==> design/flow/design.v <==
module rst_synch(clk, rst_n, RST_n);
  input RST_n, clk;
  output rst_n;
  reg ff1, ff2;
  always_ff @(negedge clk, negedge RST_n)
    if (!RST_n) begin
      ff1 <= 1'b0;
      ff2 <= 1'b0;
    end else begin
      ff1 <= 1'b1;
      ff2 <= ff1;
    end
  assign rst_n = ff2;
endmodule
module PWM11(clk, rst_n, duty, PWM_sig);
  input clk, rst_n;
  input[10:0] duty;
  output reg PWM_sig;
  reg[10:0] cnt;
  always_ff @(posedge clk, negedge rst_n)
    if (!rst_n) begin
      cnt <= 1'b0;
      PWM_sig <= 1'b0;
    end else begin
      cnt <= cnt + 1;
      PWM_sig <= cnt < duty;
    end
endmodule
module mtr_drv(clk, rst_n, lft_duty, rght_duty, DIRL, DIRR, PWML, PWMR);
  input clk, rst_n;
  input[11:0] lft_duty, rght_duty;
  output PWML, PWMR, DIRL, DIRR;
  wire[10:0] abs_rght_duty, abs_lft_duty;
  assign DIRR = rght_duty[11];
  assign abs_rght_duty = DIRR ? (~rght_duty[10:0]) : rght_duty[10:0];
  assign DIRL = lft_duty[11];
  assign abs_lft_duty = DIRL ? (~lft_duty[10:0]) : lft_duty[10:0];
  PWM11 rght_PWM(.clk(clk), .rst_n(rst_n), .duty(abs_rght_duty), .PWM_sig(PWMR));
  PWM11 lft_PWM(.clk(clk), .rst_n(rst_n), .duty(abs_lft_duty), .PWM_sig(PWML));
endmodule
module err_compute_DP(clk,en_accum,clr_accum,sub,sel,IR_R0,IR_R1,IR_R2,IR_R3,
                    IR_L0,IR_L1,IR_L2,IR_L3,error);
  input clk;							 
  input en_accum,clr_accum;				 
  input sub;							 
  input [2:0] sel;						 
  input [11:0] IR_R0,IR_R1,IR_R2,IR_R3;  
  input [11:0] IR_L0,IR_L1,IR_L2,IR_L3;  
  output reg signed [15:0] error;	 
	wire [15:0] selected_IR; 
	assign selected_IR = (sel==3'b000) ? {4'h0, IR_R0} :
						(sel==3'b001) ? {4'h0, IR_L0} :
						(sel==3'b010) ? {3'h0, IR_R1, 1'b0} :
						(sel==3'b011) ? {3'h0, IR_L1, 1'b0} :
						(sel==3'b100) ? {2'h0, IR_R2, 2'h0} :
						(sel==3'b101) ? {2'h0, IR_L2, 2'h0} :
						(sel==3'b110) ? {1'b0, IR_R3, 3'h0} :
						{1'b0, IR_L3, 3'h0};
	wire [15:0] selected_IR_comp;
	assign selected_IR_comp = sub ? (~selected_IR + 1'b1) : selected_IR;
	wire [15:0] next_error;
	assign next_error = error + selected_IR_comp;
  always_ff @(posedge clk)
    if (clr_accum)
	  error <= 16'h0000;
	else if (en_accum)
	  error <= next_error;  
endmodule
module err_compute_SM(sel, err_vld, IR_vld, clr_accum, en_accum, clk, rst_n);
	typedef enum reg [1:0] {IDLE, ERR, ACCUM} state_t;
		state_t state, nxt_state;
	input IR_vld, clk, rst_n;
	output logic err_vld, clr_accum, en_accum;
	output logic [2:0] sel;
	logic inc_sel, clr_sel;  
	always_ff @(posedge clk, negedge rst_n)
		if(!rst_n)
			state <= IDLE;
		else
			state <= nxt_state;
	always_ff @(posedge clk, negedge rst_n)
		if(!rst_n)
			sel <= 3'h0;
		else if(clr_sel)
			sel <= 3'h0;
		else if(inc_sel)
			sel <= sel + 1;
	always_comb begin
		nxt_state = IDLE;
		err_vld = 0;
		clr_accum = 0;
		en_accum = 0;
		inc_sel = 0;
		clr_sel = 0;
		case(state)
			IDLE: if(IR_vld) begin  
					nxt_state = ERR;
					clr_accum = 1;  
				end
			ERR: begin
					nxt_state = ACCUM;
					en_accum = 1;  
				end
			ACCUM: if(sel == 3'h7) begin  
					nxt_state = IDLE;
					err_vld = 1;  
					clr_sel = 1;
				end else begin  
					nxt_state = ERR;
					inc_sel = 1;  
				end
			default: nxt_state = IDLE;  
		endcase
	end
endmodule
module err_compute(error, err_vld, IR_vld, clk, rst_n, IR_R0,IR_R1,IR_R2,IR_R3,
                    IR_L0,IR_L1,IR_L2,IR_L3);
	input [11:0] IR_R0,IR_R1,IR_R2,IR_R3;
	input [11:0] IR_L0,IR_L1,IR_L2,IR_L3;
	input IR_vld, clk, rst_n;
	output reg signed [15:0] error;
	output logic err_vld;
	logic en_accum, clr_accum;
	wire [2:0] sel;	
	err_compute_SM sm(.sel(sel), .err_vld(err_vld), .IR_vld(IR_vld), .clr_accum(clr_accum), .en_accum(en_accum), .clk(clk), .rst_n(rst_n));			
	err_compute_DP datapath(.clk(clk),.en_accum(en_accum),.clr_accum(clr_accum),.sub(sel[0]),.sel(sel),.IR_R0(IR_R0),.IR_R1(IR_R1),.IR_R2(IR_R2),.IR_R3(IR_R3),
                    .IR_L0(IR_L0),.IR_L1(IR_L1),.IR_L2(IR_L2),.IR_L3(IR_L3),.error(error));
endmodule
module SPI_mstr16(clk,rst_n,SS_n,SCLK,MOSI,MISO,wrt,cmd,done,rd_data);
  input clk,rst_n;
  input wrt;
  input [15:0] cmd;
  input MISO;
  output reg done;		 
  output reg SS_n;		 
  output SCLK, MOSI;
  output [15:0] rd_data;
  typedef enum reg[1:0] {IDLE, FRNT_PRCH, MAIN, BCK_PRCH} state_t;
  state_t state, nxt_state;
  reg [15:0] shft_reg;
  reg [4:0] sclk_div;
  reg MISO_smpl;
  reg [3:0] bit_cnt;
  logic set_done,initialize,rst_sclk_div,shft,smpl;
  wire SCLK_rise_nxt, SCLK_fall_nxt;
  always @(posedge clk)
    if (initialize)
	  shft_reg <= cmd;
	else if (shft)
	  shft_reg <= {shft_reg[14:0],MISO_smpl};
  assign rd_data = shft_reg;
  assign MOSI = shft_reg[15];
  always @(posedge clk)
    if (smpl)
	  MISO_smpl <= MISO;
  always @(posedge clk)
    if (rst_sclk_div)
	  sclk_div <= 5'b10111;
	else
	  sclk_div <= sclk_div + 1;
  assign SCLK = sclk_div[4];
  assign SCLK_fall_nxt = &sclk_div;
  assign SCLK_rise_nxt = ~sclk_div[4] & &sclk_div[3:0];
  always @(posedge clk)
    if (initialize)
	  bit_cnt <= 4'b0000;
	else if (shft)
	  bit_cnt <= bit_cnt + 1;
  always @(posedge clk,negedge rst_n)
    if (!rst_n)
	  done <= 1'b0;			 
	else if (set_done)
	  done <= 1'b1;
	else if (initialize)
	  done <= 1'b0;
  always @(posedge clk,negedge rst_n)
    if (!rst_n)
	  SS_n <= 1'b1;			 
	else if (set_done)
	  SS_n <= 1'b1;
	else if (initialize)
	  SS_n <= 1'b0;
  always @(posedge clk, negedge	rst_n)
    if (!rst_n)
	  state <= IDLE;
	else
	  state <= nxt_state;
  always_comb begin
    nxt_state = IDLE;
	initialize = 0;
	rst_sclk_div = 0;
	set_done = 0;
	shft = 0;
	smpl = 0;
	case (state)
	  IDLE : begin
	    if (wrt) begin
		  initialize = 1;
		  nxt_state = FRNT_PRCH;
		end	 
        rst_sclk_div = 1;			 
	  end
	  FRNT_PRCH : begin
	    if (SCLK_rise_nxt) begin
		  smpl = 1;
		  nxt_state = MAIN;
		end else
		  nxt_state = FRNT_PRCH;
	  end
	  MAIN : begin
	    smpl = SCLK_rise_nxt;
		shft = SCLK_fall_nxt;
		if (&bit_cnt & SCLK_rise_nxt)
		  nxt_state = BCK_PRCH;
		else
		  nxt_state = MAIN;
	  end
	  BCK_PRCH : begin
	    if (SCLK_fall_nxt) begin
		  rst_sclk_div = 1;			 
		  set_done = 1;
		  shft = 1;
		  nxt_state = IDLE;
		end else
		  nxt_state = BCK_PRCH;  
	  end
	endcase
  end
endmodule
module A2D_intf(res, cnv_cmplt, strt_cnv, chnnl, SS_n, SCLK, MOSI, MISO, clk, rst_n);
typedef enum reg [1:0] {IDLE, CMD1, WAIT, CMD2} state_t;
	state_t state, nxt_state;
input strt_cnv, clk, rst_n;
input [2:0] chnnl;
output logic cnv_cmplt;
output [11:0] res;
input MISO;
output SS_n, SCLK, MOSI;
logic wrt, cmplt;
wire done;
wire [15:0] rd_data;
assign res[11:0] = ~rd_data[11:0];  
SPI_mstr16 spi(.cmd({2'b00, chnnl, 11'h000}), .wrt(wrt), .done(done), .rd_data(rd_data),
				.SS_n(SS_n), .SCLK(SCLK), .MOSI(MOSI), .MISO(MISO), .clk(clk), .rst_n(rst_n));
always_ff @(posedge clk, negedge rst_n)
	if(!rst_n)
		state <= IDLE;
	else
		state <= nxt_state;
always_comb begin
	nxt_state = IDLE;
	wrt = 0;
	cmplt = 0;
	case(state)
		IDLE: if(strt_cnv) begin   
				nxt_state = CMD1;
				wrt = 1;           
			end
		CMD1: if(done)             
				nxt_state = WAIT;
			   else
				nxt_state = CMD1;
		WAIT: begin
				nxt_state = CMD2;  
				wrt = 1;           
			end
		CMD2: if(done) begin       
				nxt_state = IDLE;
				cmplt = 1;         
			end else begin
				nxt_state = CMD2;
			end
		default: nxt_state = IDLE;
	endcase
end
always_ff @(posedge clk, negedge rst_n)
	if(!rst_n) begin
		cnv_cmplt <= 0;
	end else if(strt_cnv) begin  
		cnv_cmplt <= 0;
	end else if(cmplt) begin  
		cnv_cmplt <= 1;
	end
endmodule
module IR_intf(clk, rst_n, IR_R0, IR_R1, IR_R2, IR_R3, IR_L0, IR_L1, IR_L2, IR_L3, IR_en, IR_vld, line_present, SS_n, SCLK, MOSI, MISO);
  localparam LINE_THRES = 12'h040;
  parameter FAST_SIM = 0;
  input MISO, clk, rst_n;
  output reg [11:0] IR_R0, IR_R1, IR_R2, IR_R3, IR_L0, IR_L1, IR_L2, IR_L3;
  output logic IR_en, IR_vld, line_present;
  output SS_n, SCLK, MOSI;
  reg [17:0] tmr;
  reg [11:0] IR_max;
  logic rst_tmr, strt_cnv, clr, EN_R0, EN_R1, EN_R2, EN_R3, EN_L0, EN_L1, EN_L2, EN_L3, inc_chnnl, clr_chnnl;
  logic [2:0] chnnl;
  wire nxt_round, settled, cnv_cmplt;
  wire [11:0] res;
  typedef enum reg [2:0] { IDLE, WAIT_TMR, IR_SETTLE, START_CNV, WAIT_CNV } state_t;
  state_t state, next_state;
  A2D_intf a2d(.clk(clk), .rst_n(rst_n), .chnnl(chnnl), .strt_cnv(strt_cnv), .SS_n(SS_n), .SCLK(SCLK), .MOSI(MOSI), .MISO(MISO), .cnv_cmplt(cnv_cmplt), .res(res));
  always_ff @(posedge clk)
    if (EN_R0)
      IR_R0 <= res;
  always_ff @(posedge clk)
    if (EN_R1)
      IR_R1 <= res;
  always_ff @(posedge clk)
    if (EN_R2)
      IR_R2 <= res;
  always_ff @(posedge clk)
    if (EN_R3)
      IR_R3 <= res;
  always_ff @(posedge clk)
    if (EN_L0)
      IR_L0 <= res;
  always_ff @(posedge clk)
    if (EN_L1)
      IR_L1 <= res;
  always_ff @(posedge clk)
    if (EN_L2)
      IR_L2 <= res;
  always_ff @(posedge clk)
    if (EN_L3)
      IR_L3 <= res;
  always_ff @(posedge clk, negedge rst_n)
	if(!rst_n)
	  chnnl <= 3'b000;
    else if (clr_chnnl)
      chnnl <= 3'b000;
    else if (inc_chnnl)
      chnnl <= chnnl + 1;
  always_ff @(posedge clk, negedge rst_n)
  	if(!rst_n)
	  tmr <= 18'h00000;
    else if (rst_tmr)
      tmr <= 18'h00000;
    else
      tmr <= tmr + 1;
  always_ff @(posedge clk, negedge rst_n)
    if (!rst_n)
      state <= IDLE;
    else
      state <= next_state;
  always_ff @(posedge clk, negedge rst_n)
    if (!rst_n)
      line_present <= 1'b0;
    else if (IR_vld) begin
      if (IR_max > LINE_THRES)
        line_present <= 1'b1;
      else
        line_present <= 1'b0;
    end
  always_ff @(posedge clk,negedge rst_n)
    if(!rst_n)
      IR_max <= 12'h000;
    else if (clr)
      IR_max <= 12'h000;
    else if (cnv_cmplt && res > IR_max)
      IR_max <= res;
  always_comb begin
	next_state = IDLE;
    clr = 0;
    IR_en = 0;
    IR_vld = 0;
    rst_tmr = 0;
    strt_cnv = 0;
    inc_chnnl = 0;
    clr_chnnl = 0;
    EN_R0 = 0;
    EN_R1 = 0;
    EN_R2 = 0;
    EN_R3 = 0;
    EN_L0 = 0;
    EN_L1 = 0;
    EN_L2 = 0;
    EN_L3 = 0;
    case(state)
      default : begin
        clr = 1;
        rst_tmr = 1;
        next_state = WAIT_TMR;
      end
      WAIT_TMR : if (nxt_round) begin
        rst_tmr = 1;
        next_state = IR_SETTLE;
        clr = 1;
      end else begin
        clr = 1;
        next_state = WAIT_TMR;
      end
      IR_SETTLE : if (settled) begin
        IR_en = 1;
        clr_chnnl = 1;
        next_state = START_CNV;
      end else begin
        IR_en = 1;
        next_state = IR_SETTLE;
      end
      START_CNV : begin
        IR_en = 1;
        strt_cnv = 1;
        next_state = WAIT_CNV;
      end
      WAIT_CNV : if (cnv_cmplt) begin
        case (chnnl)
          3'b001 : EN_R1 = 1;
          3'b010 : EN_R2 = 1;
          3'b011 : EN_R3 = 1;
          3'b100 : EN_L0 = 1;
          3'b101 : EN_L1 = 1;
          3'b110 : EN_L2 = 1;
          3'b111 : EN_L3 = 1;
          default : EN_R0 = 1;
        endcase
        inc_chnnl = 1;
        if (chnnl == 3'b111) begin
		      rst_tmr = 1;
          IR_vld = 1;
          next_state = IDLE;
        end else begin
          IR_en = 1;
          next_state = START_CNV;
        end
      end else begin
        IR_en = 1;
        next_state = WAIT_CNV;
      end
    endcase
  end
  generate 
    if (FAST_SIM) begin
      assign nxt_round = &tmr[13:0];
      assign settled = &tmr[10:0];
    end else begin
      assign nxt_round = &tmr;
      assign settled = &tmr[11:0];
    end 
  endgenerate
endmodule
module PID(lft_speed, rght_speed, moving, error, err_vld, go, line_present, clk, rst_n);
	parameter FAST_SIM = 0;       
	localparam P_coeff = 7'h06;   
	localparam I_coeff = 7'h01;   
	localparam D_coeff = 7'h38;   
	output [11:0] lft_speed;      
	output [11:0] rght_speed;     
	output wire moving;           
	input [15:0] error;
	input err_vld, go, line_present;
	input clk, rst_n;
	reg [10:0] FRWRD;             
	reg signed [14:0] P_term;
	reg signed [9:0] I_term;
	reg signed [14:0] D_term;
	reg signed [14:0] P_term_flopped;
	reg signed [9:0] I_term_flopped;
	reg signed [14:0] D_term_flopped;
	wire signed [14:0] PID;
	wire [11:0] FRWRD_sum;
	wire [11:0] FRWRD_diff;
	wire incr_en;
	assign PID = go ? (P_term_flopped + {{5{I_term_flopped[9]}},I_term_flopped} + D_term_flopped) : 15'h0000;
	assign moving = (FRWRD > 11'h080) ? 1'b1 : 1'b0;  
	assign lft_speed = moving ? FRWRD_sum : {1'b0, FRWRD};  
	assign rght_speed = moving ? FRWRD_diff : {1'b0, FRWRD};  
	assign FRWRD_sum = {1'b0, FRWRD} + PID[14:3];  
	assign FRWRD_diff = {1'b0, FRWRD} - PID[14:3];
	assign incr_en = err_vld && ~&FRWRD[9:8];  
	always_ff @(posedge clk) begin
		P_term_flopped <= P_term;
		I_term_flopped <= I_term;  
		D_term_flopped <= D_term;
	end
	generate
		if(FAST_SIM) begin
			always_ff @(posedge clk, negedge rst_n)
				if(!rst_n)
					FRWRD <= 11'h000;
				else if(!go)
					FRWRD <= 11'h000;
				else if(incr_en)
					FRWRD <= FRWRD + 6'h20;
		end else begin
			always_ff @(posedge clk, negedge rst_n)
				if(!rst_n)
					FRWRD <= 11'h000;
				else if(!go)
					FRWRD <= 11'h000;
				else if(incr_en)
					FRWRD <= FRWRD + 6'h04;
		end
	endgenerate
	wire signed [10:0] err_sat;
	assign err_sat = (!error[15] && |error[14:10]) ? 11'h3ff :
						(error[15] && ~&error[14:10]) ? 11'h400 :
						error[10:0];
	assign P_term = $signed(P_coeff)*err_sat;  
	logic [10:0] err_sat_flopped, prev_err;
	wire [10:0] D_diff;
	wire signed [7:0] D_diff_sat;
	always_ff @(posedge clk, negedge rst_n)
		if(!rst_n) begin
			err_sat_flopped <= 11'h000;
			prev_err <= 11'h000;
		end else if(err_vld) begin
			err_sat_flopped <= err_sat;
			prev_err <= err_sat_flopped;
		end
	assign D_diff = err_sat - prev_err;
	assign D_diff_sat = (!D_diff[10] && |D_diff[9:7]) ? 8'h7f :
						(D_diff[10] && ~&D_diff[9:7]) ? 8'h80 :
						D_diff[7:0];
	assign D_term = $signed(D_coeff)*D_diff_sat;
	logic signed [15:0] integrator;
    logic [15:0] ext_err_sat;  
    logic [15:0] temp_sum;  
    logic [15:0] res_sum;  
    logic overflow_sel;  
    logic res_sel;  
    assign ext_err_sat = { {5{err_sat[10]}}, err_sat[10:0] };
    assign temp_sum = integrator + ext_err_sat;  
    assign res_sum = (~overflow_sel && err_vld) ? temp_sum : integrator;  
	assign I_term = $signed(I_coeff)*integrator[15:6];
    always_ff @(posedge clk, negedge rst_n)
        if (!rst_n)
            integrator <= 0;
        else if (res_sel)
            integrator <= 0;
        else
            integrator <= res_sum;
    always_comb begin
        overflow_sel = 0;
        if (ext_err_sat[15] == integrator[15] && ext_err_sat[15] != temp_sum[15]) begin
            overflow_sel = 1;
        end
    end
    logic prev_line;  
    always_ff @(posedge clk, negedge rst_n)
        if (!rst_n) 
            prev_line <= 0;
        else
            prev_line <= line_present;
    logic pos_edge;  
    assign pos_edge = (prev_line == 0) && (line_present == 1);
    assign res_sel = pos_edge | (~go) | (~moving);
endmodule
module UART_rcv(rdy, rx_data, clr_rdy, RX, clk, rst_n);
typedef enum reg [1:0] {IDLE, START, RXS} state_t;
	state_t state, nxt_state;
input clk, rst_n;
input clr_rdy;
output [7:0] rx_data;
input RX;
output reg rdy;
reg [12:0] baud_cnt;
reg [3:0] bit_cnt;
reg [8:0] rx_shft_reg;
reg RX_metastable, RX_stable, RX_previous;
reg start, shift, receiving, set_rdy;  
always_ff @(posedge clk)
	if(start)
		bit_cnt <= 4'h0;
	else if(shift)
		bit_cnt <= bit_cnt+1;
always_ff @(posedge clk)
	if(start)
		baud_cnt <= 13'h0000;
	else if(shift)
		baud_cnt <= 13'h0000;
	else if(receiving)
		baud_cnt <= baud_cnt+1;
assign shift = (baud_cnt == 13'h1458);  
always_ff @(posedge clk)
	RX_metastable <= RX;
always_ff @(posedge clk) begin
	RX_stable <= RX_metastable;
	RX_previous <= RX_stable;  
end
always_ff @(posedge clk)
	if(shift)
		rx_shft_reg <= {RX_stable, rx_shft_reg} >> 1;  
assign rx_data = rx_shft_reg;
always_ff @(posedge clk, negedge rst_n)
	if(!rst_n)
		rdy <= 1'b0;
	else if(clr_rdy || start)
		rdy <= 1'b0;
	else if(set_rdy)
		rdy <= 1'b1;
always_ff @(posedge clk, negedge rst_n)
	if(!rst_n)
		state <= IDLE;
	else
		state <= nxt_state;
always_comb begin
	nxt_state = IDLE;
	start = 0;
	receiving = 0;
	set_rdy = 0;
	case(state)
		IDLE: if(!RX_stable && RX_previous) begin  
				nxt_state = START;
				start = 1;
			end
		START: begin
			nxt_state = RXS;
			receiving = 1;
			end
		RXS: if(bit_cnt == 4'h9) begin  
				nxt_state = IDLE;
				set_rdy = 1;
			end else begin
				nxt_state = RXS;
				receiving = 1;
			end
		default: nxt_state = IDLE;  
	endcase
end
endmodule
module UART_wrapper(cmd_rdy, clr_cmd_rdy, cmd, RX, clk, rst_n);
typedef enum reg [1:0] {BYTE1, BYTE2} state_t;
	state_t state, nxt_state;
input clr_cmd_rdy, RX, clk, rst_n;
output logic [15:0] cmd;
output logic cmd_rdy;
wire rx_rdy;
wire [7:0] rx_data;
logic clr_rx_rdy, set_cmd_rdy, shft_byte;
UART_rcv UART_rx(.clk(clk),.rst_n(rst_n),.RX(RX),.rdy(rx_rdy),.rx_data(rx_data),.clr_rdy(clr_rx_rdy));
always_ff @(posedge clk)
	if(shft_byte)
		cmd <= {cmd[7:0],rx_data[7:0]};  
always_ff @(posedge clk, negedge rst_n)
	if(!rst_n)
		state <= BYTE1;
	else
		state <= nxt_state;
always_comb begin
	nxt_state = BYTE1;
	clr_rx_rdy = 0;
	shft_byte = 0;
	set_cmd_rdy = 0;
	case(state)
		BYTE1: if(rx_rdy) begin  
			shft_byte = 1;  
			clr_rx_rdy = 1;  
			nxt_state = BYTE2;
		end
		BYTE2: if(rx_rdy) begin  
			shft_byte = 1;  
			clr_rx_rdy = 1;  
			set_cmd_rdy = 1;  
			nxt_state = BYTE1;
		end else
			nxt_state = BYTE2;
		default: nxt_state = BYTE1;
	endcase
end
always_ff @(posedge clk, negedge rst_n)
	if(!rst_n)
		cmd_rdy <= 0;
	else if(clr_cmd_rdy)
		cmd_rdy <= 0;
	else if(set_cmd_rdy)
		cmd_rdy <= 1;
endmodule
module cmd_proc(clk,rst_n,BMPL_n,BMPR_n,go,err_opn_lp,line_present,buzz,RX);
input clk,rst_n,BMPL_n,BMPR_n,RX,line_present;
output logic go;
output logic buzz;
output reg [15:0] err_opn_lp;
logic last_veer_right, nxt_cmd, cmd_rdy, cap_cmd, rst_tmr;
logic [15:0] cmd;
logic [1:0] cmd_reg;
logic [15:0] cmd_shft_reg;
logic [25:0] tmr;
logic REV_tmr1, REV_tmr2, BMP_DBNC_tmr;
logic shft;
logic en_buzz;
logic [14:0] buzz_cntr;
parameter FAST_SIM = 0;
UART_wrapper UART(.cmd(cmd), .cmd_rdy(cmd_rdy), .clr_cmd_rdy(cap_cmd), .RX(RX), .clk(clk), .rst_n(rst_n));
always_ff @(posedge clk, negedge rst_n)begin 
	if(!rst_n)
		cmd_shft_reg[15:0] <= 16'h0000;
	else if(cap_cmd) begin 
		cmd_shft_reg[15:0] <= cmd[15:0];
	end else if(shft) begin 
		cmd_shft_reg[15:0] <= {2'b0 , cmd_shft_reg[15:2]}; 
	end 
end 
assign cmd_reg[1:0] = cmd_shft_reg[1:0];
always_ff@(posedge clk, negedge rst_n) begin 
	if(!rst_n)
		buzz_cntr <= 15'b000000000000000;
	else if(en_buzz)
		buzz_cntr <= buzz_cntr + 1;
end 
assign buzz = buzz_cntr[14];
always_ff @(posedge clk, negedge rst_n) begin 
	if(!rst_n)
		last_veer_right <= 0;
	else if(nxt_cmd)
		last_veer_right <= cmd_reg[0];
end 
always_ff @(posedge clk, negedge rst_n) begin
	if(!rst_n)
		tmr <= 0;
	else if(rst_tmr)
		tmr <= 0;
	else
		tmr <= tmr + 1;
end 
typedef enum reg [3:0] { IDLE, READY, CLR_GO, ASSERT_ERR_OPN_LP_1,ASSERT_ERR_OPN_LP_2, RST_ERR_OPN_LP, ASSERT_LFT_RGHT_ERR,BUZZ_100MS, BUZZ, REGULAR_VEER} state_t;
state_t state, next_state;
  always_ff @(posedge clk, negedge rst_n)
    if (!rst_n)
      state <= IDLE;
    else
      state <= next_state;
assign shft = nxt_cmd;
always_comb begin 
	next_state = IDLE;
	nxt_cmd = 0;
	cap_cmd = 0;
	err_opn_lp = 0;
	go = 0;
	rst_tmr = 0;
	en_buzz = 0;
	case (state) 
	IDLE : begin 
		if(cmd_rdy && line_present) begin 
			next_state = READY;
			cap_cmd = 1;
			go = 1;
		end else
			next_state = IDLE;
	end 
	READY : begin
		cap_cmd = 0;
		if(line_present) begin 
			if(!BMPL_n || !BMPR_n) begin 
				go = 0;
				rst_tmr = 1;
				en_buzz = 1;
				next_state = BUZZ_100MS;
				if(BMPL_n && BMPR_n)
					next_state = READY;
				else
					next_state = BUZZ;
			end else begin
				go = 1;
				next_state = READY;
			end
		end else if(cmd_shft_reg[1:0] == 2'b11) begin 
			go = 0;
			rst_tmr = 1;
			next_state = ASSERT_ERR_OPN_LP_1;
		end else if(|cmd_shft_reg[1:0]) begin
			go = 1;
			rst_tmr = 1;
			next_state = REGULAR_VEER;
		end else begin 
			go = 0;
			rst_tmr = 1;
			next_state = IDLE;
		end 
	end
	REGULAR_VEER : begin
		go = 1;
		if(cmd_shft_reg[0]) begin
			err_opn_lp = 16'h340;
			next_state = REGULAR_VEER;
		end else begin
			err_opn_lp = -16'h340;
			next_state = REGULAR_VEER;
		end 
		if(line_present) begin 
			nxt_cmd = 1;
			next_state = READY;
		end else
			next_state = REGULAR_VEER;
	end
	ASSERT_ERR_OPN_LP_1 : begin 
		go = 1;
		if(!last_veer_right) begin 
			if(!REV_tmr1) begin 
				err_opn_lp = -16'h1E0;
				next_state = ASSERT_ERR_OPN_LP_1;
			end else begin 
				go = 0;
				rst_tmr = 1;
				next_state = ASSERT_ERR_OPN_LP_2;
			end 
		end else begin 
			if(!REV_tmr1) begin 
				err_opn_lp = 16'h1E0;
				next_state = ASSERT_ERR_OPN_LP_1;
			end else begin 
				go = 0;
				rst_tmr = 1;
				next_state = ASSERT_ERR_OPN_LP_2;
			end 
		end
	end 
	ASSERT_ERR_OPN_LP_2 : begin 
		go = 1;
		if(!last_veer_right) begin 
			if(!REV_tmr2) begin 
				err_opn_lp = 16'h380;
				next_state = ASSERT_ERR_OPN_LP_2;
			end else begin 
				rst_tmr = 1;
				next_state = RST_ERR_OPN_LP;
			end 
		end else begin 
			if(!REV_tmr2) begin 
				err_opn_lp = -16'h380;
				next_state = ASSERT_ERR_OPN_LP_2;
			end else begin 
				rst_tmr = 1;
				next_state = RST_ERR_OPN_LP;
			end 
		end
	end 
	RST_ERR_OPN_LP : begin
		go = 1; 
		err_opn_lp = 0;
		if(line_present) begin
			nxt_cmd = 1;
			next_state = READY;
		end	else
			next_state = RST_ERR_OPN_LP;
	end 
	BUZZ_100MS : begin
		en_buzz = 1;
		if(BMP_DBNC_tmr) begin 
			if(BMPL_n && BMPR_n) begin 
				en_buzz = 0;
				next_state = READY;
			end else begin 
				next_state = BUZZ;
			end
		end else
			next_state = BUZZ_100MS;
	end 
	BUZZ : begin
		en_buzz = 1;
		if(BMPL_n && BMPR_n) begin 
			en_buzz = 0;
			next_state = READY;
		end else begin 
			next_state = BUZZ;
		end
	end 
	endcase
end 
 generate 
    if (FAST_SIM) begin
      assign REV_tmr1 = tmr[20:16] == 5'h0A ? 1'b1 : 1'b0;
      assign REV_tmr2 = tmr[20:16] == 5'h10 ? 1'b1 : 1'b0;
	  assign BMP_DBNC_tmr = &tmr[16:0];
    end else begin
      assign REV_tmr1 = tmr[20:16] == 5'h16 ? 1'b1 : 1'b0;
      assign REV_tmr2 = tmr[25:21] == 5'h1F ? 1'b1 : 1'b0;
	  assign BMP_DBNC_tmr = &tmr[21:0];
    end 
  endgenerate
endmodule 
module MazeRunner(clk,RST_n,SS_n,MOSI,MISO,SCLK,PWMR,PWML,
                  DIRR,DIRL,IR_EN,BMPL_n,BMPR_n,buzz,
				  buzz_n,RX,LED);
  input clk;		 
  input RST_n;		 
  output SS_n;		 
  output MOSI;		 
  output SCLK;		 
  input MISO;		 
  output PWMR;		 
  output PWML;		 
  output DIRR;		 
  output DIRL;		 
  output IR_EN;		 
  input BMPL_n;		 
  input BMPR_n;		 
  output buzz;		 
  output buzz_n;
  input RX;			 
  output [7:0] LED;	 
  wire rst_n;		 
  wire send_resp;	 
  wire cmd_rdy;		 
  wire [15:0] cmd;	 
  wire clr_cmd_rdy;	 
  wire [11:0] IR_R0,IR_R1,IR_R2,IR_R3;
  wire [11:0] IR_L0,IR_L1,IR_L2,IR_L3;
  wire moving;
  wire IR_vld;					 
  wire line_present;		 
  wire err_vld;				 
  wire go;
  wire [15:0] err_raw;		 
  wire [15:0] err_opn_lp;	 
  wire [15:0] error;		 
  wire signed [11:0] lft_spd,rght_spd;
  wire bmp_raw;				 
  localparam FAST_SIM = 1;		 
  rst_synch iRST(.clk(clk),.RST_n(RST_n),.rst_n(rst_n));
  mtr_drv iDRV(.clk(clk), .rst_n(rst_n), .lft_duty(lft_spd), .rght_duty(rght_spd), .DIRL(DIRL), .DIRR(DIRR), .PWML(PWML), .PWMR(PWMR));
  IR_intf #(.FAST_SIM(FAST_SIM)) iINTF(.clk(clk), .rst_n(rst_n), .IR_R0(IR_R0), .IR_R1(IR_R1), .IR_R2(IR_R2), .IR_R3(IR_R3), .IR_L0(IR_L0), .IR_L1(IR_L1), .IR_L2(IR_L2), .IR_L3(IR_L3), .IR_en(IR_EN), .IR_vld(IR_vld), .line_present(line_present), .SS_n(SS_n), .SCLK(SCLK), .MOSI(MOSI), .MISO(MISO));
  err_compute iERR(.error(err_raw), .err_vld(err_vld), .IR_R0(IR_R0), .IR_L0(IR_L0), .IR_R1(IR_R1), .IR_L1(IR_L1), .IR_R2(IR_R2), .IR_L2(IR_L2), .IR_R3(IR_R3), .IR_L3(IR_L3), .IR_vld(IR_vld), .clk(clk), .rst_n(rst_n));
  cmd_proc #(FAST_SIM) iCMDPROC(.clk(clk), .rst_n(rst_n), .BMPL_n(BMPL_n), .BMPR_n(BMPR_n), .go(go), .err_opn_lp(err_opn_lp), .line_present(line_present), .buzz(buzz), .RX(RX));
  assign buzz_n = ~buzz;
  assign error = (line_present) ? err_raw : err_opn_lp;	 
  PID #(.FAST_SIM(FAST_SIM)) iPID(.clk(clk), .rst_n(rst_n), .lft_speed(lft_spd), .rght_speed(rght_spd), .moving(moving), .error(error), .err_vld(err_vld), .go(go), .line_present(line_present));
  assign LED = 0;  
endmodule
==> design/flow/run.sh <==
#!/bin/bash
# the make line also repeats each setting of config.mk as NAME=value (left out here)
make -C /OpenROAD-flow-scripts/flow DESIGN_CONFIG=/design/flow/config.mk WORK_HOME=/design/flow/orfs CLKGATE_MAP_FILE= finish
==> design/flow/config.mk <==
export PLATFORM = sky130hd
export DESIGN_NAME = MazeRunner
export DESIGN_NICKNAME = MazeRunner
export VERILOG_FILES = /design/flow/design.v
export SDC_FILE = /design/flow/constraint.sdc
export NUM_CORES = 4
export LEC_CHECK = 0
export ABC_AREA = 1
export CAP_MARGIN = 20
export CORE_MARGIN = 2
export CORE_UTILIZATION = 72
export CTS_CLUSTER_DIAMETER = 268
export CTS_CLUSTER_SIZE = 10
export PLACE_DENSITY = 0.6
export SETUP_SLACK_MARGIN = -0.08
export SLEW_MARGIN = 20
export TNS_END_PERCENT = 5
==> design/flow/constraint.sdc <==
create_clock -name core_clock -period 4.36 [get_ports {clk}]
set_input_delay 0.8720 -clock core_clock [delete_from_list [all_inputs] [get_ports {clk}]]
set_output_delay 0.8720 -clock core_clock [all_outputs]
set_load 0.01 [all_outputs]
==> impl_metrics.toml, run 1 <==
# yosys + openroad results
[yosys]
top_cells_by_count = "nand2_1, inv_1, dfrtp_1"
top_cells_by_area = "dfrtp_1, edfxtp_1, ha_1, dfxtp_1, nand2_1"
synth_top_cell_by_area = "dfrtp_1"
asyncSetResetFlopFracSynth = 0.467
ys_sh_mux = 0.00146
ys.flops = 409
ff_type = "dfrtp_1"
synth-edff-count = 125
ys_area_um2 = 22400
netlist_area_um2 = 22400
synth_top_cell_by_count = "nand2_1"
synth_cell_types = 71
synthTopLogicFamily = "simple AND/OR/NAND/NOR gates"
top_area_frac = 0.203
xor_share = 0.0513
aoi_share = 0.114
yosysCellCount = 2524
syn_inst = 2524
ys.warnings.count = 15
simple_gate_area_frac = 0.178
fa_ha_area_frac = 0.111
syn_avg_cell_area_um2 = 8.86
ys_seq_share = 0.465

[pwr]
pwr-share-clk = 0.460
powerSeq_mw = 3.99
p_leak_nw = 12.1
pg_comb_mw = 0.140
netSwitchingPower_mw = 1.64
powerDensity_nw_per_um2 = 289
largestPowerGroup = "registers"
intPower_mw = 6.00
clk-power_mw = 3.52
vdd_ir_drop_max_mv = 0.438
seq_power_share = 0.522
sw_frac_of_total = 0.214
p_comb_frac = 0.018

[critical_path]
slowest_delay_ns = 0.59
crit_required_ns = 4.83
worstRegToRegCells = 37
cp_data_arrival_time_ns = 6.34
path_depth = 37
startpoint = "iCMDPROC.tmr[18]$_DFF_PN0_"
r2r_end = "iPID.D_term_flopped[14]$_DFF_P_"
path_max_fanout = 7
r2r-start = "iCMDPROC.tmr[18]$_DFF_PN0_"
cp_num_buf_inv = 8
r2r_slack_ns = -1.51
path_common_cell = "nand2_1"
end_kind = "register"
crit_slowest_cell = "fa_1"
crit_path_end = "iPID.D_term_flopped[14]$_DFF_P_"
cp-start-kind = "register"
crit_type = "register to register"
crit_family = "simple AND/OR/NAND/NOR gates"

[run_status]
status = "finished with violations"
so_faults = "negative setup slack"

[finish]
stdcell_area_um2 = 26400
fillers = 1637
fin_nets = 2952
area_delta_synth_final_pct = 18.2
fin_cells = 3194

[place]
port_buffers = 15
dp.cells = 3090
place_ws_ns = -1.58
gp_congestion = 0.906
placed_area_um2 = 24300
dp_hpwl_um = 35500

[detailed_routing]
n_antenna_cell = 0
routed_via_density = 5.79
vias = 18500
drcViolationCount = 0
drt_first_pass_iters = 6
wl_per_cell_um = 17.0
drt_iter0_markers = 1555
antenna_left = 0
wirelength_um = 54400

[final_timing]
timing.hold.ws_ns = 0.311
final_max_slew_viol_count = 0
finalHoldViolCount = 0
fin_ws_ns = -1.51
worstMarginPinSlew_ns = 1.10
skew_ns = 0.0176
fmax_ghz = 0.170
finalClockPeriodUsage = 1.35
slew_headroom = 0.262
setup_viol = 16
rsz0062_at_grt = "true"
finalCriticalPeriod_ns = 5.87

[clocking]
clock_path_buffers = 3
cts_sinks = 409
worstSkewPairLatency_ns = 0.55
clk_pin_slew_ns = 0.06
cts_hold_buf = 0
cts_root_buffer = "clkbuf_16"
cts_tree = "yes"
cts-buffers-inserted = 46
htree_levels = 2

[die]
chipArea_um2 = 32500
fp.dieW_um = 180
io_pins = 24
fp_util = 0.731
die.size.y_um = 180
num_rows = 64
coreArea_um2 = 30600

[grt]
grtUsageTotal = 0.324
grt_max_degree = 57
antenna_found_initial = 0
grt_pass1_vias = 18600
grt_overflow = 0
grt_pass1_wl_um = 87700

[min_path]
hold_depth = 0
holdCritPathClass = "register to register"
hp-start = "iRST.ff1$_DFF_NN0_"
worstHoldEndpoint = "iRST.ff2$_DFF_NN0_"

[flow_run]
warnings = 51
drv_cap = 0
timing repair:
item | 4_1_cts | 5_1_grt
pin swaps | 43 | 28
hold endpoints to repair | 0 | 0
setup endpoints to repair | 15 | 30
setup buffers | 15 | 7
resized | 80 | 43
area by class of cell:
| type | instances | area, um^2 | share of cell area |
|---|---|---|---|
| timing repair buffer | 239 | 1910 | 0.0725 |
| multi-input combinational | 1675 | 10800 | 0.409 |
| clock buffer | 83 | 1290 | 0.0488 |
| clock inverter | 2 | 36.3 | 0.00137 |
| tap | 396 | 495 | 0.0188 |
| sequential | 409 | 10400 | 0.394 |
| inverter | 390 | 1460 | 0.0554 |
layer usage:
layer / wire, um / vias up / track usage / share of wire
met5: 0 / - / 0 / 0
met2: 27500 / 656 / 0.575 / 0.50
li1: - / 8790 / - / -
met1: 21800 / 8850 / 0.406 / 0.40
met4: 2030 / 0 / 0.117 / 0.037
met3: 3180 / 187 / 0.0432 / 0.058
stage by stage:
step           setup TNS [ns]  total power [mW]   util
5_1_grt                -20.14              7.85  0.863
2_1_floorplan         -679.91              4.16      -
3_5_place_dp           -15.13              4.19  0.795
6_report               -14.53              7.64  0.863
4_1_cts                -11.15              7.65  0.854
3_3_place_gp           -12.96              4.19  0.795
==> run 2: changes to the inputs <==
- ABC_AREA: 1 -> unset
- CORE_ASPECT_RATIO: unset -> 0.97
- CORE_UTILIZATION: 72 -> 18
- CTS_CLUSTER_DIAMETER: 268 -> unset
- CTS_CLUSTER_SIZE: 10 -> unset
- GPL_TIMING_DRIVEN: unset -> 0
- PLACE_DENSITY: 0.6 -> unset
- PLACE_DENSITY_LB_ADDON: unset -> 0.25
- SETUP_SLACK_MARGIN: -0.08 -> 2.27
- TNS_END_PERCENT: 5 -> unset
- clock period: 4.36 -> 10.0 ns (I/O delays scaled with it)
==> run 2 against run 1 <==
Effect of this change:
- the run now finishes clean
- clock skew is 0.020 ns higher
- setup slack improved by 4.0 ns
- cell area decreased by 0.34%
- via count down 16%
- critical endpoint is now DIRL
- cell count is 22% higher
- sequential cell count stayed put
- power is 52% lower
==> impl_metrics.toml, run 2 <==
# yosys + openroad results
[run_status]
status = "timing/DRC/antenna clean"

[critical_path]
crit_required_ns = 8.00
r2r_slack_ns = 2.93
path_max_fanout = 10
crit_type = "input pin to primary output"
end_kind = "primary output"
crit_slowest_cell = "clkdlybuf4s50_1"
r2r-start = "iINTF.line_present$_DFFE_PN0P_"
path_depth = 17
worstRegToRegCells = 25
cp-start-kind = "input pin"
crit_family = "buffers and inverters"
crit_path_end = "DIRL"
startpoint = "BMPR_n"
path_cells = "clkdlybuf4s50_1 > nand4_1 > nand4_1 > buf_4 > clkbuf_8 > nand2_1 > ha_4 > inv_1 > a21oi_2 > o21bai_1 > a21oi_2 > o21bai_1 > a21oi_2 > xnor2_1 > buf_4 > and2_1 > clkdlybuf4s50_1"
slowest_delay_ns = 0.55
path_common_cell = "a21oi_2"
cp_num_buf_inv = 6
r2r_end = "iPID.D_term_flopped[14]$_DFF_P_"
cp_data_arrival_time_ns = 5.50

[clocking]
cts_hold_buf = 0
cts_root_buffer = "clkbuf_16"
cts_sinks = 409
cts-buffers-inserted = 48
worstSkewPairLatency_ns = 0.61
cts_tree = "yes"
clk_pin_slew_ns = 0.05
htree_levels = 2
clock_path_buffers = 3

[place]
gp_congestion = 0.746
port_buffers = 15
dp.cells = 3815
dp_hpwl_um = 39000

[final_timing]
fin_setup_tns_ns = 0
rsz0062_at_grt = "true"
finalClockPeriodUsage = 0.750
fmax_ghz = 0.133
setup_viol = 0
finalCriticalPeriod_ns = 7.50
slew_headroom = 0.369
worstMarginPinSlew_ns = 0.942
final_max_slew_viol_count = 0
finalHoldViolCount = 0
skew_ns = 0.0377

[yosys]
fa_ha_area_frac = 0.113
ys.flops = 409
synth_top_cell_by_area = "dfrtp_1"
xor_share = 0.0749
top_cells_by_count = "nand2_1, nor2_1, dfrtp_1"
synth_cell_types = 84
simple_gate_area_frac = 0.149
asyncSetResetFlopFracSynth = 0.467
synthTopLogicFamily = "simple AND/OR/NAND/NOR gates"
syn_inst = 2176
top_cells_by_area = "dfrtp_1, edfxtp_1, ha_1, dfxtp_1, xnor2_1"
synth-edff-count = 125
yosysCellCount = 2176
ys_area_um2 = 22000
netlist_area_um2 = 22000
aoi_share = 0.133
ys_sh_mux = 0.0208
syn_avg_cell_area_um2 = 10.1
synth_top_cell_by_count = "nand2_1"
ys.warnings.count = 15
ff_type = "dfrtp_1"
top_area_frac = 0.206
ys_seq_share = 0.473

[die]
chipArea_um2 = 125000
num_rows = 126
coreArea_um2 = 122000
fp.dieW_um = 359
io_pins = 24
fp_util = 0.181
die.size.y_um = 348

[grt]
grtUsageTotal = 0.0863
grt_overflow = 0
antenna_found_initial = 2
grt_pass1_wl_um = 87900
grt_pass1_vias = 15700
grt_max_degree = 18

[pwr]
pwr-share-clk = 0.505
netSwitchingPower_mw = 0.827
largestPowerGroup = "the clock network"
seq_power_share = 0.475
p_comb_frac = 0.020
powerDensity_nw_per_um2 = 140
p_leak_nw = 10.6
sw_frac_of_total = 0.224
pg_comb_mw = 0.0756
clk-power_mw = 1.87
powerSeq_mw = 1.75
vdd_ir_drop_max_mv = 0.116
intPower_mw = 2.87

[detailed_routing]
wl_per_cell_um = 13.8
wirelength_um = 53900
drt_iter0_markers = 943
n_antenna_cell = 0
drcViolationCount = 0
drt_first_pass_iters = 5
antenna_left = 0
vias = 15500
routed_via_density = 3.98

[flow_run]
drv_cap = 0
warnings = 49

[min_path]
hp-start = "iRST.ff1$_DFF_NN0_"
hold_depth = 0
holdCritPathClass = "register to register"
worstHoldEndpoint = "iRST.ff2$_DFF_NN0_"

[finish]
fillers = 13200
fin_nets = 2460
area_delta_synth_final_pct = 19.6
fin_cells = 3909
## run 2: cell type report
cell class	instances	area [um^2]	share of cell area
repair buffers	35	465	0.0177
flip-flops and latches	409	10400	0.395
inverters	140	528	0.0201
clock inverters	27	334	0.0127
multi-input cells	1566	10900	0.415
clock buffers	63	1360	0.0517
plain buffers	69	314	0.0119
well taps	1600	2000	0.0760
## run 2: layer usage
| metal | vias up | part of all wire | GRT usage | wire length, um |
|---|---|---|---|---|
| li1 | 7864 | - | - | - |
| met1 | 7427 | 0.51 | 0.121 | 27500 |
| met2 | 186 | 0.44 | 0.137 | 23400 |
| met3 | 70 | 0.036 | 0.0155 | 1930 |
| met4 | 2 | 0.019 | 0.0213 | 1010 |
| met5 | - | 0.00024 | 0 | 13 |
## run 2: stage by stage
stage / hold slack, ns / utilization / power (mW) / setup slack, ns / cell area [um^2]
after global routing: 0.321 / 0.217 / 3.85 / 2.23 / 26300
after floorplan: 0.292 / - / 1.83 / -0.781 / 22000
after CTS: 0.303 / 0.216 / 3.77 / 2.26 / 26200
after detailed placement: 0.303 / 0.201 / 1.86 / 1.56 / 24500
final: 0.300 / 0.217 / 3.70 / 2.50 / 26300
after global placement: 0.294 / 0.199 / 1.85 / -4.07 / 24200
## run 2: timing repair
action | CTS | global route
setup endpoints to repair | 8 | 7
setup buffers | 2 | 2
pin swaps | 2 | 3
gates resized | 11 | 13
==> run 3: changes to the inputs <==
- CAP_MARGIN: 20 -> 25
- CELL_PAD_IN_SITES_DETAIL_PLACEMENT: unset -> 1
- CORE_ASPECT_RATIO: 0.97 -> 1.32
- MAX_ROUTING_LAYER: unset -> met4
- SLEW_MARGIN: 20 -> 35
==> run 3 against run 2 <==
Effect of this change:
- still clean on timing, DRC and antenna
- maximum frequency is 0.31% higher
- routed wire length up 6.7%
- cell count rose by 1.4%
- synthesized cell count unchanged
- worst hold slack got worse by 0.0037 ns
- die size hardly changed
- critical path type unchanged
- highest routed layer is now met4
==> impl_metrics.toml, run 3 <==
# yosys + openroad results
[yosys]
aoi_share = 0.133
syn_avg_cell_area_um2 = 10.1
top_cells_by_count = "nand2_1, nor2_1, dfrtp_1"
synth_cell_types = 84
top_area_frac = 0.206
synth-edff-count = 125
asyncSetResetFlopFracSynth = 0.467
ys_area_um2 = 22000
ys.flops = 409
synthTopLogicFamily = "simple AND/OR/NAND/NOR gates"
synth_top_cell_by_area = "dfrtp_1"
top_cells_by_area = "dfrtp_1, edfxtp_1, ha_1, dfxtp_1, xnor2_1"
xor_share = 0.0749
netlist_area_um2 = 22000
syn_inst = 2176
simple_gate_area_frac = 0.149
ff_type = "dfrtp_1"
ys_sh_mux = 0.0208
ys_seq_share = 0.473
synth_top_cell_by_count = "nand2_1"
yosysCellCount = 2176
ys.warnings.count = 15
fa_ha_area_frac = 0.113

[detailed_routing]
wl_per_cell_um = 14.5
wirelength_um = 57500
drt_first_pass_iters = 4
vias = 16100
routed_via_density = 4.06
antenna_left = 0
drcViolationCount = 0
drt_iter0_markers = 592

[finish]
regArea_um2 = 10400
stdcell_area_um2 = 26400
fin_cells = 3963
area_delta_synth_final_pct = 20.1
fin_nets = 2470
fillers = 14000
final-comb-area_um2 = 10900

[clocking]
cts_tree = "yes"
clk_pin_slew_ns = 0.04
clock_path_buffers = 3
cts_sinks = 409
htree_levels = 2
cts-buffers-inserted = 52
cts_root_buffer = "clkbuf_16"
worstSkewPairLatency_ns = 0.62

[final_timing]
slew_headroom = 0.387
rsz0062_at_grt = "false"
setup_viol = 0
worstMarginPinSlew_ns = 0.912
timing.hold.ws_ns = 0.296
finalCriticalPeriod_ns = 7.48
skew_ns = 0.0397
finalClockPeriodUsage = 0.748
finalHoldViolCount = 0
final_max_slew_viol_count = 0
fmax_ghz = 0.134

[pwr]
p_leak_nw = 10.6
vdd_ir_drop_max_mv = 0.110
clk-power_mw = 1.93
pwr-share-clk = 0.514
powerDensity_nw_per_um2 = 142
pg_comb_mw = 0.0715
largestPowerGroup = "the clock network"
power.total_mw = 3.75
intPower_mw = 2.92
powerSeq_mw = 1.75
seq_power_share = 0.467
netSwitchingPower_mw = 0.835
sw_frac_of_total = 0.222
p_comb_frac = 0.019

[critical_path]
slowest_delay_ns = 0.54
crit_family = "buffers and inverters"
crit_slowest_cell = "clkdlybuf4s50_1"
cp_data_arrival_time_ns = 5.48
path_depth = 17
path_cells = "clkdlybuf4s50_1 > nand4_1 > nand4_1 > buf_4 > clkbuf_8 > nand2_1 > ha_1 > inv_1 > a21oi_2 > o21bai_1 > a21oi_2 > o21bai_1 > a21oi_2 > xnor2_1 > buf_4 > and2_1 > clkdlybuf4s50_1"
crit_type = "input pin to primary output"
path_max_fanout = 10
r2r-start = "iINTF.line_present$_DFFE_PN0P_"
cp-start-kind = "input pin"
path_common_cell = "a21oi_2"
r2r_slack_ns = 2.98
cp_num_buf_inv = 6
end_kind = "primary output"
r2r_end = "iPID.D_term_flopped[14]$_DFF_P_"
startpoint = "BMPL_n"
worstRegToRegCells = 26
crit_required_ns = 8.00
crit_path_end = "DIRL"

[grt]
antenna_found_initial = 2
grtUsageTotal = 0.0952
grt_pass1_wl_um = 93200
grt_overflow = 0
grt_pass1_vias = 17200
grt_max_degree = 18

[die]
die.size.y_um = 406
fp.dieW_um = 308
coreArea_um2 = 122000
io_pins = 24
num_rows = 147
fp_util = 0.181
chipArea_um2 = 125000

[place]
placed_area_um2 = 24500
gp_congestion = 0.762
dp.cells = 3858
dp_hpwl_um = 43100
port_buffers = 15

[min_path]
worstHoldEndpoint = "iRST.ff2$_DFF_NN0_"
holdCritPathClass = "register to register"
hold_depth = 0
hp-start = "iRST.ff1$_DFF_NN0_"

[run_status]
status = "timing/DRC/antenna clean"

[flow_run]
drv_cap = 0
warnings = 47
-- run 3: per-stage QoR --
step | setup TNS (ns) | utilization | setup WS [ns]
floorplan | -141.35 | - | -0.781
global placement | -747.41 | 0.199 | -4.11
detailed placement | 0 | 0.201 | 1.45
CTS | 0 | 0.217 | 2.29
global route | 0 | 0.217 | 2.27
finish | 0 | 0.217 | 2.52
-- run 3: final cells by class --
type,count,area share
Antenna cell,1,0.0000947
Buffer,69,0.0118
Clock buffer,75,0.0583
Clock inverter,23,0.00928
Inverter,140,0.0200
Multi-Input combinational cell,1566,0.413
Sequential cell,409,0.394
Tap cell,1639,0.0776
Timing Repair Buffer,41,0.0161
-- run 3: timing repair --
item,CTS,global route
setup endpoints to repair,11,7
buffers inserted,3,3
gates resized,12,12
hold buffers,0,0
pin swaps,1,1
-- run 3: layer usage --
metal | vias up | track usage | share of wire
li1 | 7875 | - | -
met1 | 7954 | 0.105 | 0.42
met2 | 165 | 0.174 | 0.52
met3 | 96 | 0.0154 | 0.031
met4 | 0 | 0.0291 | 0.028
met5 | - | - | 0
==> run 4: changes to the inputs <==
- ABC_AREA: unset -> 1
- CAP_MARGIN: 25 -> 20
- CELL_PAD_IN_SITES_DETAIL_PLACEMENT: 1 -> unset
- CORE_ASPECT_RATIO: 1.32 -> unset
- CORE_MARGIN: 2 -> 3
- CORE_UTILIZATION: 18 -> 19
- CTS_CLUSTER_DIAMETER: unset -> 361
- GPL_TIMING_DRIVEN: 0 -> unset
- MAX_ROUTING_LAYER: met4 -> unset
- PLACE_DENSITY: unset -> 0.88
- PLACE_DENSITY_LB_ADDON: 0.25 -> unset
- SETUP_SLACK_MARGIN: 2.27 -> unset
- SLEW_MARGIN: 35 -> 15
- clock period: 10.0 -> 7.72 ns (I/O delays scaled with it)
==> run 4 against run 3 <==
Effect of this change:
- sequential power grew 29%
- critical endpoint is now iPID.D_term_flopped[14]$_DFF_P_
- largest cell class is now flip-flops and latches
- clock skew shrank 0.0055 ns
- power rose by 12%
- register-to-register slack worse by 2.3 ns
- count of clock-buffer cells in the layout shrank 25
- synthesized cell count increased by 16%
- critical path type is now register to register
- worst hold slack better by 0.0034 ns
- largest power group is now registers
- routed wire length decreased by 15%
- combinational power hardly changed
- clock power is 3% lower
- first-iteration DRC count rose by 140%
==> impl_metrics.toml, run 4 <==
# yosys + openroad results
[run_status]
status = "timing/DRC/antenna clean"

[detailed_routing]
n_antenna_cell = 0
drcViolationCount = 0
antenna_left = 0
drt_iter0_markers = 1404
wirelength_um = 48800
vias = 17200
routed_via_density = 4.20
drt_first_pass_iters = 7
wl_per_cell_um = 11.9

[place]
port_buffers = 15
dp_hpwl_um = 34400
gp_congestion = 0.882

[yosys]
ys_seq_share = 0.465
asyncSetResetFlopFracSynth = 0.467
ys_sh_mux = 0.00146
netlist_area_um2 = 22400
simple_gate_area_frac = 0.178
synth_top_cell_by_area = "dfrtp_1"
top_cells_by_count = "nand2_1, inv_1, dfrtp_1"
top_cells_by_area = "dfrtp_1, edfxtp_1, ha_1, dfxtp_1, nand2_1"
aoi_share = 0.114
ys.warnings.count = 15
synth_cell_types = 71
synthTopLogicFamily = "simple AND/OR/NAND/NOR gates"
yosysCellCount = 2524
ys_area_um2 = 22400
ff_type = "dfrtp_1"
syn_inst = 2524
fa_ha_area_frac = 0.111
xor_share = 0.0513
synth-edff-count = 125
synth_top_cell_by_count = "nand2_1"
top_area_frac = 0.203
ys.flops = 409
syn_avg_cell_area_um2 = 8.86

[final_timing]
final_max_slew_viol_count = 0
rsz0062_at_grt = "false"
finalCriticalPeriod_ns = 7.06
fin_setup_tns_ns = 0
fmax_ghz = 0.142
skew_ns = 0.0342
worstMarginPinSlew_ns = 1.11
finalClockPeriodUsage = 0.915
slew_headroom = 0.259
finalHoldViolCount = 0
setup_viol = 0

[pwr]
seq_power_share = 0.535
intPower_mw = 3.28
vdd_ir_drop_max_mv = 0.128
largestPowerGroup = "registers"
powerSeq_mw = 2.25
p_leak_nw = 11.1
pwr-share-clk = 0.448
p_comb_frac = 0.017
pg_comb_mw = 0.0717
sw_frac_of_total = 0.219
clk-power_mw = 1.88
powerDensity_nw_per_um2 = 165
netSwitchingPower_mw = 0.920

[critical_path]
crit_path_end = "iPID.D_term_flopped[14]$_DFF_P_"
path_depth = 31
end_kind = "register"
path_max_fanout = 18
crit_required_ns = 8.22
r2r_slack_ns = 0.66
cp-start-kind = "register"
cp_data_arrival_time_ns = 7.56
slowest_delay_ns = 0.63
r2r_end = "iPID.D_term_flopped[14]$_DFF_P_"
crit_family = "AND-OR/OR-AND gates"
worstRegToRegCells = 31
r2r-start = "iINTF.line_present$_DFFE_PN0P_"
startpoint = "iINTF.line_present$_DFFE_PN0P_"
cp_num_buf_inv = 4
crit_slowest_cell = "dfrtp_1"
crit_type = "register to register"

[clocking]
cts_root_buffer = "clkbuf_16"
worstSkewPairLatency_ns = 0.57
clk_pin_slew_ns = 0.07
htree_levels = 2
cts_resized = 0
cts-buffers-inserted = 37
cts_tree = "yes"
cts_setup_buffers = 0
cts_hold_buf = 0
cts_sinks = 409
clock_path_buffers = 3

[die]
die.size.y_um = 349
fp_util = 0.192
coreArea_um2 = 117000
chipArea_um2 = 122000
num_rows = 125
io_pins = 24
fp.dieW_um = 349

[finish]
final_util = 0.219
area_delta_synth_final_pct = 14.2
fin_nets = 2739

[flow_run]
warnings = 49
drv_cap = 0

[grt]
grt_pass1_wl_um = 82000
grtUsageTotal = 0.0788
grt_pass1_vias = 17000
antenna_found_initial = 0
grt_overflow = 0
grt_max_degree = 123

[min_path]
worstHoldEndpoint = "iRST.ff2$_DFF_NN0_"
hp-start = "iRST.ff1$_DFF_NN0_"
holdCritPathClass = "register to register"
hold_depth = 0
==> run 4: cell type report <==
| type | count | area [um^2] |
|---|---|---|
| Clock inverter | 18 | 175 |
| Inverter | 390 | 1460 |
| Fill cell | 12300 | 91000 |
| Sequential cell | 409 | 10400 |
| Tap cell | 1524 | 1910 |
| Multi-Input combinational cell | 1675 | 10200 |
| Clock buffer | 50 | 1040 |
| Timing Repair Buffer | 35 | 313 |
==> run 4: metrics by stage <==
stage	std cells	power, mW	setup slack (ns)	cell area (um^2)	hold slack (ns)
global route	4101	4.35	0.172	25500	0.303
global placement	4029	2.36	0.986	24300	0.297
floorplan	2532	2.35	-1.92	22400	0.292
finish	4101	4.20	0.660	25500	0.299
CTS	4098	4.24	0.737	25500	0.302
detailed placement	4030	2.37	0.765	24300	0.302
==> run 4: layer usage <==
metal	part of all wire	routed length, um	track usage
met1	0.43	21100	0.0992
met2	0.47	23100	0.134
met3	0.069	3390	0.0173
met4	0.026	1290	0.0238
met5	0	0	0
==> run 5: changes to the inputs <==
- ABC_AREA: 1 -> unset
- CORE_MARGIN: 3 -> 2
- CORE_UTILIZATION: 19 -> 72
- PLACE_DENSITY: 0.88 -> 0.39
- SLEW_MARGIN: 15 -> 20
- clock period: 7.72 -> 7.11 ns (I/O delays scaled with it)
==> run 5 against run 4 <==
Effect of this change:
- utilization grew 57 points
- area after synthesis shrank 1.5%
- combinational power grew 22%
- synthesized cell count shrank 14%
- clock skew shrank 0.021 ns
- clock power grew 19%
- largest power group unchanged
- worst hold slack gained 0.0063 ns
- via count shrank 6.7%
- highest routed layer unchanged
- critical path type unchanged
- global-route usage grew 22 points
==> impl_metrics.toml, run 5 <==
# yosys + openroad results
[final_timing]
fin_setup_tns_ns = 0
skew_ns = 0.0130
fin_ws_ns = 0.405
slew_headroom = 0.352
finalClockPeriodUsage = 0.943
finalHoldViolCount = 0
worstMarginPinSlew_ns = 0.972
final_max_slew_viol_count = 0
fmax_ghz = 0.149
setup_viol = 0
finalCriticalPeriod_ns = 6.70

[yosys]
ys.flops = 409
top_cells_by_count = "nand2_1, nor2_1, dfrtp_1"
ys_area_um2 = 22000
synth_top_cell_by_area = "dfrtp_1"
syn_avg_cell_area_um2 = 10.1
syn_inst = 2176
netlist_area_um2 = 22000
fa_ha_area_frac = 0.113
aoi_share = 0.133
ys_sh_mux = 0.0208
synth_cell_types = 84
synthTopLogicFamily = "simple AND/OR/NAND/NOR gates"
synth-edff-count = 125
top_cells_by_area = "dfrtp_1, edfxtp_1, ha_1, dfxtp_1, xnor2_1"
yosysCellCount = 2176
ff_type = "dfrtp_1"
ys_seq_share = 0.473
xor_share = 0.0749
synth_top_cell_by_count = "nand2_1"
asyncSetResetFlopFracSynth = 0.467
simple_gate_area_frac = 0.149
top_area_frac = 0.206
ys.warnings.count = 15

[clocking]
clk_pin_slew_ns = 0.07
worstSkewPairLatency_ns = 0.55
cts_tree = "yes"
cts_sinks = 409
clock_path_buffers = 3
cts_hold_buf = 0
htree_levels = 2
cts-buffers-inserted = 41
cts_root_buffer = "clkbuf_16"

[detailed_routing]
drt_first_pass_iters = 5
antenna_left = 0
wirelength_um = 47200
wl_per_cell_um = 18.0
drt_iter0_markers = 1157
routed_via_density = 6.12
drcViolationCount = 0
vias = 16100
n_antenna_cell = 0

[pwr]
vdd_ir_drop_max_mv = 0.217
netSwitchingPower_mw = 1.01
clk-power_mw = 2.23
seq_power_share = 0.516
pwr-share-clk = 0.466
p_leak_nw = 10.3
powerDensity_nw_per_um2 = 199
intPower_mw = 3.77
largestPowerGroup = "registers"
sw_frac_of_total = 0.211
p_comb_frac = 0.018
powerSeq_mw = 2.47
pg_comb_mw = 0.0872
power.total_mw = 4.78

[min_path]
hold_depth = 0
hp-start = "iRST.ff1$_DFF_NN0_"
worstHoldEndpoint = "iRST.ff2$_DFF_NN0_"
holdCritPathClass = "register to register"

[finish]
fin_nets = 2388
fin_cells = 2626
area_delta_synth_final_pct = 9.44
stdcell_area_um2 = 24100

[flow_run]
drv_cap = 0
warnings = 51

[critical_path]
crit_path_end = "iPID.D_term_flopped[13]$_DFF_P_"
slowest_delay_ns = 0.55
r2r_slack_ns = 0.41
r2r_end = "iPID.D_term_flopped[13]$_DFF_P_"
crit_family = "AND-OR/OR-AND gates"
path_max_fanout = 9
startpoint = "iERR.datapath.error[12]$_SDFFE_PP0P_"
path_common_cell = "a21oi_1"
cp-start-kind = "register"
crit_required_ns = 7.53
crit_slowest_cell = "a2111oi_1"
path_depth = 27
cp_num_buf_inv = 3
worstRegToRegCells = 27
cp_data_arrival_time_ns = 7.13
r2r-start = "iERR.datapath.error[12]$_SDFFE_PP0P_"
end_kind = "register"
crit_type = "register to register"

[die]
chipArea_um2 = 32000
die.size.y_um = 179
num_rows = 64
fp_util = 0.725
coreArea_um2 = 30300
io_pins = 24
fp.dieW_um = 179

[grt]
grtUsageTotal = 0.299
antenna_found_initial = 0
grt_max_degree = 190
grt_pass1_vias = 16100
grt_overflow = 0
grt_pass1_wl_um = 76900

[place]
dp.cells = 2548
placed_area_um2 = 22600
place_ws_ns = 0.221
gp_congestion = 0.886
port_buffers = 15
dp_hpwl_um = 32600

[run_status]
status = "timing/DRC/antenna clean"
==> run 5: final cells by class <==
| class | instances | area (um^2) |
|---|---|---|
| Sequential cell | 409 | 10400 |
| Tap cell | 396 | 495 |
| Fill cell | 1949 | 6260 |
| Clock buffer | 59 | 1240 |
| Inverter | 140 | 528 |
| Timing Repair Buffer | 39 | 363 |
| Clock inverter | 17 | 189 |
| Multi-Input combinational cell | 1566 | 10900 |
==> run 5: layer usage <==
layer  vias to the layer above  wire length (um)  GRT usage
met5                         -                 0          0
met4                         0              1500      0.106
met3                       111              1950     0.0322
met2                       408             23700      0.524
met1                      7862             20100      0.385
li1                       7690                 -          -
==> run 5: stage by stage <==
stage | util | hold WS, ns
after floorplan | - | 0.292
after global placement | 0.744 | 0.301
after detailed placement | 0.744 | 0.303
after CTS | 0.792 | 0.309
after global routing | 0.794 | 0.318
final | 0.794 | 0.306
==> run 5: timing repair <==
item / 4_1_cts / 5_1_grt
endpoints found under the setup margin: 0 / 4
buffers inserted: 0 / 1
hold endpoints to repair: 0 / 0
resized: 0 / 7
==> run 6: changes to the inputs <==
- ABC_AREA: unset -> 1
- CTS_CLUSTER_DIAMETER: 361 -> 26
- PLACE_DENSITY: 0.39 -> unset
- PLACE_DENSITY_LB_ADDON: unset -> 0.19
- SETUP_SLACK_MARGIN: unset -> 0.8
- clock period: 7.11 -> 5.12 ns (I/O delays scaled with it)
==> run 6 against run 5 <==
Effect of this change:
- the run now fails in global routing
- die size increased by 1.5%
- synthesized cell count increased by 16%
- area after synthesis increased by 1.6%
==> impl_metrics.toml, run 6 <==
# generated from flow reports
[place]
placed_area_um2 = 24100
dp_hpwl_um = 37500
port_buffers = 15
place_ws_ns = -0.371
gp_congestion = 0.917

[yosys]
simple_gate_area_frac = 0.178
asyncSetResetFlopFracSynth = 0.467
top_cells_by_count = "nand2_1, inv_1, dfrtp_1"
xor_share = 0.0513
aoi_share = 0.114
ys_seq_share = 0.465
fa_ha_area_frac = 0.111
syn_inst = 2524
ys.warnings.count = 15
synth-edff-count = 125
ys_sh_mux = 0.00146
netlist_area_um2 = 22400
synth_top_cell_by_count = "nand2_1"
synthTopLogicFamily = "simple AND/OR/NAND/NOR gates"
ff_type = "dfrtp_1"
syn_avg_cell_area_um2 = 8.86
yosysCellCount = 2524
top_cells_by_area = "dfrtp_1, edfxtp_1, ha_1, dfxtp_1, nand2_1"
synth_cell_types = 71
ys_area_um2 = 22400
top_area_frac = 0.203
ys.flops = 409
synth_top_cell_by_area = "dfrtp_1"

[clocking]
cts-buffers-inserted = 97
htree_levels = 3
clock_path_buffers = 3
cts_root_buffer = "clkbuf_16"
cts_sinks = 409

[die]
chipArea_um2 = 32500
fp_util = 0.731
coreArea_um2 = 30600
fp.dieW_um = 180
io_pins = 24
num_rows = 64
die.size.y_um = 180

[run_status]
status = "stopped before the end"
error_line = "[ERROR GRT-0232] Routing congestion too high. Check the congestion heatmap in the GUI."
haltStage = "global routing"

[grt]
grt_overflow = 1466
grtUsageTotal = 0.887
## run 6: per-layer routing
metal,track usage,overflow
met4,1.02,327
met1,0.836,7
met5,0.138,0
met3,0.652,10
met2,1.14,1122
## run 6: timing repair
action                                  4_1_cts
endpoints found under the setup margin       32
gates resized                               108
gates cloned                                  1
pin swaps                                    63
setup buffers                                72
hold buffers                                  0
## run 6: metrics by stage
step / utilization / setup TNS, ns / std cells
after detailed placement: 0.788 / -1.83 / 3020
after global placement: 0.788 / -0.707 / 3020
after floorplan: - / -596.60 / 2532
after CTS: 0.933 / -1.81 / 3277
Power figures rest on the tool's default switching activity, not on a simulated workload.
